== the reference run ==
## top
module top(
    input rst, clk,
    input [11:0] ar, ai, br, bi,
    output [23:0] Pi, Pr
);
    wire PP1_CE, PP2_CE, a_sel, b_sel, add, PI_CE, PR_CE;
    control_unit uut1(
        .clk(clk),
        .rst(rst),
        .a_sel(a_sel),
        .b_sel(b_sel),
        .PP1_CE(PP1_CE),
        .PP2_CE(PP2_CE),
        .add(add),
        .PR_CE(PR_CE),
        .PI_CE(PI_CE)
    );
    datapath uut2(
        .clk(clk),
        .rst(rst),
        .a_sel(a_sel),
        .b_sel(b_sel),
        .PP1_CE(PP1_CE),
        .PP2_CE(PP2_CE),
        .add(add),
        .PR_CE(PR_CE),
        .PI_CE(PI_CE),
        .ar(ar),
        .ai(ai),
        .br(br),
        .bi(bi),
        .Pr(Pr),
        .Pi(Pi)
    );
endmodule
Size in the first run: ~1,600 cells after synthesis, roughly 100 flip-flops, roughly 11,000 µm² of cells after synthesis.
Settings: LEC_CHECK=0, ABC_AREA=1, CAP_MARGIN=20, CELL_PAD_IN_SITES_GLOBAL_PLACEMENT=3, CORE_MARGIN=2, CORE_UTILIZATION=65, PLACE_DENSITY_LB_ADDON=0.02, SETUP_SLACK_MARGIN=0.58, SLEW_MARGIN=20, TNS_END_PERCENT=55; clock period 2.24 ns.
run.sh (not shown) runs the stock make flow with config.mk's settings and CLKGATE_MAP_FILE=.
The flow ended early for the reference run: it failed with a tool error in global placement without I/O (3_1_place_gp_skip_io).
Setup changes, the reference run to the trial run
- changing CORE_UTILIZATION from 65 to 72
- changing CELL_PAD_IN_SITES_GLOBAL_PLACEMENT from 3 to 0
- changing SETUP_SLACK_MARGIN from 0.58 to 0.33
## What came out
Of the reference run and the trial run, not a single run came through the flow clean. Status(the trial run) = ERROR, stage = clock tree synthesis (4_1_cts). XOR/XNOR share of the synthesized area came out exactly the same in the reference run and the trial run. When the trial run is set beside the reference run, its floorplan utilization turns out to be 8.0 points larger. From the reference run to the trial run the numbers moved as follows: die size fell about 9%; number of placement rows fell 3; die extent in y fell 4.8%.


Starting RTL as in the previous note.
export LEC_CHECK = 0
export ABC_AREA = 0
export CAP_MARGIN = 20
export CORE_MARGIN = 2
export CORE_UTILIZATION = 64
export CTS_CLUSTER_SIZE = 96
export PLACE_DENSITY = 0.43
export SLEW_MARGIN = 20
create_clock -name core_clock -period 4.06 [get_ports {clk}]
The first run reached the layout checks and failed them: setup timing.
Edit:
ABC_AREA = 1   (was 0)
CORE_UTILIZATION = 61   (was 64)
PLACE_DENSITY = not set   (was 0.43)
clock period = 3.86 ns   (was 4.06 ns; I/O delays follow)
What happened: The new run finished but fails on setup timing. Synthesized area climbs by 6.5%. Wire length climbs by 12%. Clock-buffer cell count drops by 2. Sequential share of layout area drops by 1.2 points. Hold slack is better by 0.0096 ns. Global-route usage climbs by 0.43 points.
Edit:
CORE_UTILIZATION = 69   (was 61)
CTS_CLUSTER_DIAMETER = 336   (was not set)
PLACE_DENSITY = 0.37   (was not set)
This time the run ended with an error in global routing (GRT-0232); die size shrinks by 11%; synthesized area is unchanged; synthesized cell count is unchanged.


Setup of yarrow:
The RTL this note starts from:
==> flow/design.v <==
module control_unit(
    input clk, rst,
    output reg a_sel, b_sel, PP1_CE, PP2_CE, add, PR_CE, PI_CE
);
    parameter S1 = 3'b001,
              S2 = 3'b010,
              S3 = 3'b011,
              S4 = 3'b100,
              S5 = 3'b101;
    reg [2:0] state, next;
    always @(posedge clk or posedge rst) begin
        if (rst)
            state <= S1;
        else
            state <= next;
    end
    always @(*) begin
        next = S1;
        PP1_CE = 0;
        PP2_CE = 0;
        add = 0;
        PR_CE = 0;
        PI_CE = 0;
        a_sel = 0;
        b_sel = 0;
        case (state) 
            S1: begin
					if(!rst)
                next = S2;
                PP1_CE = 1;
            end
            S2: begin
                next = S3;
                a_sel = 1;
                b_sel = 1;					 
                PP2_CE = 1;
            end
            S3: begin
                next = S4;
                b_sel = 1;
                PP1_CE = 1;					
                add = 1;
                PR_CE = 1;
            end
            S4: begin
                next = S5;
                a_sel = 1;
                PP2_CE = 1;
            end
            S5: begin
                next = S1;
                PI_CE = 1;
            end
        endcase
    end
endmodule
module datapath(
    input clk, rst,
    input a_sel, b_sel, PP1_CE, PP2_CE, add, PR_CE, PI_CE,
    input [11:0] ar, ai, br, bi,
    output reg [23:0] Pr, Pi
);
    wire [11:0] a_mux, b_mux;
    reg [23:0] PP1, PP2, PPs;
    wire [23:0] pro;
    assign a_mux = a_sel ? ai : ar;
    assign b_mux = b_sel ? bi : br;
    assign pro = a_mux * b_mux;  
    always @(posedge clk or posedge rst) begin
        if (rst) begin
            PP1 <= 0;
            PP2 <= 0;
        end else begin
            if (PP1_CE) 
                PP1 <= pro;
            if (PP2_CE) 
                PP2 <= pro;
        end
    end
    always @(*) begin
        if (!add)
            PPs = PP1 + PP2;
        else
            PPs = PP1 - PP2;
    end
    always @(posedge clk or posedge rst) begin
        if (rst) begin
            Pr <= 0;
            Pi <= 0;
        end else begin
            if (PR_CE) 
                Pr <= PPs;
            if (PI_CE) 
                Pi <= PPs;
        end
    end
endmodule
module top(
    input rst, clk,
    input [11:0] ar, ai, br, bi,
    output [23:0] Pi, Pr
);
    wire PP1_CE, PP2_CE, a_sel, b_sel, add, PI_CE, PR_CE;
    control_unit uut1(
        .clk(clk),
        .rst(rst),
        .a_sel(a_sel),
        .b_sel(b_sel),
        .PP1_CE(PP1_CE),
        .PP2_CE(PP2_CE),
        .add(add),
        .PR_CE(PR_CE),
        .PI_CE(PI_CE)
    );
    datapath uut2(
        .clk(clk),
        .rst(rst),
        .a_sel(a_sel),
        .b_sel(b_sel),
        .PP1_CE(PP1_CE),
        .PP2_CE(PP2_CE),
        .add(add),
        .PR_CE(PR_CE),
        .PI_CE(PI_CE),
        .ar(ar),
        .ai(ai),
        .br(br),
        .bi(bi),
        .Pr(Pr),
        .Pi(Pi)
    );
endmodule
Settings: LEC_CHECK=0, ABC_AREA=1, CAP_MARGIN=20, CELL_PAD_IN_SITES_GLOBAL_PLACEMENT=0, CORE_ASPECT_RATIO=0.89, CORE_MARGIN=2, CORE_UTILIZATION=72, CTS_CLUSTER_DIAMETER=324, CTS_CLUSTER_SIZE=15, PLACE_DENSITY_LB_ADDON=0.02, SETUP_SLACK_MARGIN=0.33, SLEW_MARGIN=20, TNS_END_PERCENT=55; clock period 2.24 ns.
yarrow did not make it past 4_1_cts, where a tool error ended it.
#### Input delta (harbor over yarrow)
# yarrow
export LEC_CHECK = 0
export ABC_AREA = 1
export CAP_MARGIN = 20
export CELL_PAD_IN_SITES_GLOBAL_PLACEMENT = 0
export CORE_ASPECT_RATIO = 0.89
export CORE_MARGIN = 2
export CORE_UTILIZATION = 72
export CTS_CLUSTER_DIAMETER = 324
export CTS_CLUSTER_SIZE = 15
export PLACE_DENSITY_LB_ADDON = 0.02
export SETUP_SLACK_MARGIN = 0.33
export SLEW_MARGIN = 20
export TNS_END_PERCENT = 55
create_clock -name core_clock -period 2.24 [get_ports {clk}]
# harbor
export LEC_CHECK = 0
export CAP_MARGIN = 20
export CORE_MARGIN = 2
export CORE_UTILIZATION = 40
export SLEW_MARGIN = 20
create_clock -name core_clock -period 7.0 [get_ports {clk}]
### Flow results
- harbor vs. yarrow: overall die height increased about 37%; post-detailed-placement cell area went down by 13%.
- harbor: half-perimeter wire length after detailed placement 7.9 mm below yarrow
- From yarrow to harbor the numbers moved as follows: horizontal die size moved up, area reported by Yosys stat fell 6.1%, count of standard-cell rows now sits higher, unique cell type count in the Yosys netlist went up.
- harbor did not stop at any stage, and its layout met the timing, design-rule and antenna checks.
- Delta (harbor minus yarrow): adder-cell share of the synthesized area climbed 1.8 points, average cell area after synthesis increased by about 22% relative to the old numbers, area of the core grew by about 70%.
- Compared with yarrow, synthesized cell count in harbor decreased by more than 10%.
For maple, these inputs were changed with respect to harbor:
# harbor
export LEC_CHECK = 0
export CAP_MARGIN = 20
export CORE_MARGIN = 2
export CORE_UTILIZATION = 40
export SLEW_MARGIN = 20
create_clock -name core_clock -period 7.0 [get_ports {clk}]
# maple
export LEC_CHECK = 0
export CAP_MARGIN = 20
export CORE_MARGIN = 5
export CORE_UTILIZATION = 31
export CTS_CLUSTER_SIZE = 39
export MAX_ROUTING_LAYER = met4
export SLEW_MARGIN = 20
export TNS_END_PERCENT = 50
create_clock -name core_clock -period 7.0 [get_ports {clk}]
### Flow results
Comparing maple and harbor, the lower via count of the first global-routing pass is on harbor. The number of cell rows in maple is 1.14 times that in harbor. In maple the final core area utilization turned out 11 points lower than in harbor.
The inputs of nickel differ from those of maple as listed below.
# maple
export LEC_CHECK = 0
export CAP_MARGIN = 20
export CORE_MARGIN = 5
export CORE_UTILIZATION = 31
export CTS_CLUSTER_SIZE = 39
export MAX_ROUTING_LAYER = met4
export SLEW_MARGIN = 20
export TNS_END_PERCENT = 50
create_clock -name core_clock -period 7.0 [get_ports {clk}]
# nickel
export LEC_CHECK = 0
export ABC_AREA = 1
export CAP_MARGIN = 20
export CORE_MARGIN = 5
export CORE_UTILIZATION = 31
export CTS_CLUSTER_SIZE = 39
export GPL_ROUTABILITY_DRIVEN = 0
export MAX_ROUTING_LAYER = met4
export MIN_ROUTING_LAYER = met2
export SETUP_SLACK_MARGIN = 2.01
export SLEW_MARGIN = 10
export TNS_END_PERCENT = 50
create_clock -name core_clock -period 7.0 [get_ports {clk}]
Results
Looking at the reports, nickel completed the entire flow and the layout it produced met the timing, design-rule and antenna checks.
Min total length of routed wires across nickel and maple: maple
Compared to maple, nickel has non-clock buffer count about 55% higher.
Between maple and nickel, the share of the core filled by cells before placement does not differ in any meaningful way.
Across both runs, relative slew slack was lower for nickel than for maple.
## Diff of input files: lagoon against nickel
# nickel
export LEC_CHECK = 0
export ABC_AREA = 1
export CAP_MARGIN = 20
export CORE_MARGIN = 5
export CORE_UTILIZATION = 31
export CTS_CLUSTER_SIZE = 39
export GPL_ROUTABILITY_DRIVEN = 0
export MAX_ROUTING_LAYER = met4
export MIN_ROUTING_LAYER = met2
export SETUP_SLACK_MARGIN = 2.01
export SLEW_MARGIN = 10
export TNS_END_PERCENT = 50
create_clock -name core_clock -period 7.0 [get_ports {clk}]
# lagoon
export LEC_CHECK = 0
export CAP_MARGIN = 20
export CORE_MARGIN = 2
export CORE_UTILIZATION = 40
export SLEW_MARGIN = 20
create_clock -name core_clock -period 6.62 [get_ports {clk}]
Results
Looking at post-CTS setup buffer count, lagoon sits 92 below nickel.
Summary — global-route met2 utilization, lagoon relative to nickel: higher, by 4.0 points.
Delta (lagoon minus nickel): logic depth of the worst path, buffers included rose 1, worst hold slack grew by 0.016 ns, number of cells in the yosys synthesis report has decreased, count of mapped cells out of synthesis dropped 368.
nickel → lagoon: sequential cell area fraction in the yosys report increased 1.5 points.
From nickel to lagoon the numbers moved as follows: final cell utilization of the core shows an increase of 7.0 points; floorplan core area decreased by 0.0098 mm^2 relative to the old numbers.
Note that the final instance area recorded for lagoon amounts to 0.847 times the value seen in nickel.
